==> sierra <==
Design CPU, start of the top module:
module CPU(
				clk,
			  rst_n,
		   IO_stall,
         awid_m_inf,
       awaddr_m_inf,
       awsize_m_inf,
      awburst_m_inf,
        awlen_m_inf,
      awvalid_m_inf,
      awready_m_inf,
        wdata_m_inf,
        wlast_m_inf,
       wvalid_m_inf,
       wready_m_inf,
          bid_m_inf,
        bresp_m_inf,
       bvalid_m_inf,
       bready_m_inf,
         arid_m_inf,
       araddr_m_inf,
        arlen_m_inf,
       arsize_m_inf,
      arburst_m_inf,
      arvalid_m_inf,
      arready_m_inf, 
          rid_m_inf,
        rdata_m_inf,
        rresp_m_inf,
        rlast_m_inf,
       rvalid_m_inf,
       rready_m_inf 
);
input  wire clk, rst_n;
output reg  IO_stall;
parameter ID_WIDTH = 4 , ADDR_WIDTH = 32, DATA_WIDTH = 16, DRAM_NUMBER=2, WRIT_NUMBER=1;
output  wire [WRIT_NUMBER * ID_WIDTH-1:0]        awid_m_inf;
output  wire [WRIT_NUMBER * ADDR_WIDTH-1:0]    awaddr_m_inf;
output  wire [WRIT_NUMBER * 3 -1:0]            awsize_m_inf;
output  wire [WRIT_NUMBER * 2 -1:0]           awburst_m_inf;
output  wire [WRIT_NUMBER * 7 -1:0]             awlen_m_inf;
output  wire [WRIT_NUMBER-1:0]                awvalid_m_inf;
input   wire [WRIT_NUMBER-1:0]                awready_m_inf;
output  wire [WRIT_NUMBER * DATA_WIDTH-1:0]     wdata_m_inf;
output  wire [WRIT_NUMBER-1:0]                  wlast_m_inf;
output  wire [WRIT_NUMBER-1:0]                 wvalid_m_inf;
input   wire [WRIT_NUMBER-1:0]                 wready_m_inf;
input   wire [WRIT_NUMBER * ID_WIDTH-1:0]         bid_m_inf;
input   wire [WRIT_NUMBER * 2 -1:0]             bresp_m_inf;
input   wire [WRIT_NUMBER-1:0]             	   bvalid_m_inf;
output  wire [WRIT_NUMBER-1:0]                 bready_m_inf;
output  wire [DRAM_NUMBER * ID_WIDTH-1:0]       arid_m_inf;
output  wire [DRAM_NUMBER * ADDR_WIDTH-1:0]   araddr_m_inf;
output  wire [DRAM_NUMBER * 7 -1:0]            arlen_m_inf;
output  wire [DRAM_NUMBER * 3 -1:0]           arsize_m_inf;
output  wire [DRAM_NUMBER * 2 -1:0]          arburst_m_inf;
output  wire [DRAM_NUMBER-1:0]               arvalid_m_inf;
input   wire [DRAM_NUMBER-1:0]               arready_m_inf;
input   wire [DRAM_NUMBER * ID_WIDTH-1:0]         rid_m_inf;
input   wire [DRAM_NUMBER * DATA_WIDTH-1:0]     rdata_m_inf;
  ...
==> flow/config.mk <==
export PLATFORM = sky130hd
export DESIGN_NAME = CPU
export DESIGN_NICKNAME = CPU
export VERILOG_FILES = /design/flow/design.v
export SDC_FILE = /design/flow/constraint.sdc
export NUM_CORES = 4
export LEC_CHECK = 0
export CAP_MARGIN = 0
export CELL_PAD_IN_SITES_DETAIL_PLACEMENT = 1
export CORE_ASPECT_RATIO = 0.74
export CORE_MARGIN = 4
export CORE_UTILIZATION = 53
export CTS_CLUSTER_DIAMETER = 314
export GPL_TIMING_DRIVEN = 0
export MIN_ROUTING_LAYER = met2
export SETUP_SLACK_MARGIN = 1.0
export SLEW_MARGIN = 30
export TNS_END_PERCENT = 95
==> flow/constraint.sdc <==
create_clock -name core_clock -period 6.0 [get_ports {clk}]
set_input_delay 1.2000 -clock core_clock [delete_from_list [all_inputs] [get_ports {clk}]]
set_output_delay 1.2000 -clock core_clock [all_outputs]
set_load 0.01 [all_outputs]
run.sh (not shown) runs the stock make flow with config.mk's settings and CLKGATE_MAP_FILE=.
==> raven: changes against sierra <==
- CAP_MARGIN: 0 -> 20
- CELL_PAD_IN_SITES_DETAIL_PLACEMENT: 1 -> unset
- CORE_ASPECT_RATIO: 0.74 -> unset
- CORE_MARGIN: 4 -> 2
- CORE_UTILIZATION: 53 -> 44
- CTS_CLUSTER_DIAMETER: 314 -> unset
- GPL_TIMING_DRIVEN: 0 -> unset
- MIN_ROUTING_LAYER: met2 -> unset
- SETUP_SLACK_MARGIN: 1.0 -> unset
- SLEW_MARGIN: 30 -> 20
- TNS_END_PERCENT: 95 -> unset
==> flow/constraint.sdc (replaced) <==
create_clock -name core_clock -period 5.88 [get_ports {clk}]
set_input_delay 1.1760 -clock core_clock [delete_from_list [all_inputs] [get_ports {clk}]]
set_output_delay 1.1760 -clock core_clock [all_outputs]
set_load 0.01 [all_outputs]
==> delta: changes against sierra <==
- CAP_MARGIN: 0 -> 20
- CELL_PAD_IN_SITES_DETAIL_PLACEMENT: 1 -> unset
- CORE_ASPECT_RATIO: 0.74 -> unset
- CORE_MARGIN: 4 -> 2
- CORE_UTILIZATION: 53 -> 72
- CTS_CLUSTER_DIAMETER: 314 -> 391
- GPL_TIMING_DRIVEN: 0 -> unset
- MIN_ROUTING_LAYER: met2 -> unset
- PLACE_DENSITY: unset -> 0.4
- SETUP_SLACK_MARGIN: 1.0 -> unset
- SLEW_MARGIN: 30 -> 20
- TNS_END_PERCENT: 95 -> unset
==> flow/constraint.sdc (replaced) <==
create_clock -name core_clock -period 3.79 [get_ports {clk}]
set_input_delay 0.7580 -clock core_clock [delete_from_list [all_inputs] [get_ports {clk}]]
set_output_delay 0.7580 -clock core_clock [all_outputs]
set_load 0.01 [all_outputs]
==> lagoon: changes against sierra <==
- CAP_MARGIN: 0 -> 20
- CELL_PAD_IN_SITES_DETAIL_PLACEMENT: 1 -> unset
- CORE_ASPECT_RATIO: 0.74 -> unset
- CORE_MARGIN: 4 -> 2
- CORE_UTILIZATION: 53 -> 23
- CTS_CLUSTER_DIAMETER: 314 -> unset
- GPL_ROUTABILITY_DRIVEN: unset -> 0
- GPL_TIMING_DRIVEN: 0 -> unset
- HOLD_SLACK_MARGIN: unset -> 0.03
- MIN_ROUTING_LAYER: met2 -> unset
- SETUP_SLACK_MARGIN: 1.0 -> unset
- SLEW_MARGIN: 30 -> 20
- TNS_END_PERCENT: 95 -> unset
==> flow/constraint.sdc (replaced) <==
create_clock -name core_clock -period 3.8 [get_ports {clk}]
set_input_delay 0.7600 -clock core_clock [delete_from_list [all_inputs] [get_ports {clk}]]
set_output_delay 0.7600 -clock core_clock [all_outputs]
set_load 0.01 [all_outputs]
==> results <==
item                                                                  delta                      lagoon     raven          sierra
Critical-path cell with the highest stage delay                        fa_2                        fa_1   dfrtp_1               -
Net count reported at finish                                           3498                        3517      3351               -
Die width                                                            204 um                      358 um    260 um          279 um
Power dissipated in combinational cells                              329 uW                      323 uW    202 uW               -
Avg WL per Cell                                                     29.7 um                     22.8 um   26.4 um               -
Max-slew headroom                                                     13.9%                       28.1%     24.9%               -
CP Data Required Time                                               4.28 ns                     4.28 ns   6.36 ns               -
P_seq                                                               4.82 mW                     4.81 mW   3.10 mW               -
FFs & Latches                                                           423                         423       423               -
Detailed-route DRC error count                                            0                           0         0               -
Non-clock buffers, area share                                         8.93%                       8.99%     5.34%               -
Status                                           complete, but fails checks  complete, but fails checks  no timing/DRC/antenna violations  did not finish
Failing step                                                              -                           -         -         5_1_grt
Violated checks                                                setup timing                setup timing         -               -
Final worst slack                                                  -1.45 ns                    -1.35 ns  0.292 ns               -
Power figures rest on the tool's default switching activity, not on a simulated workload.
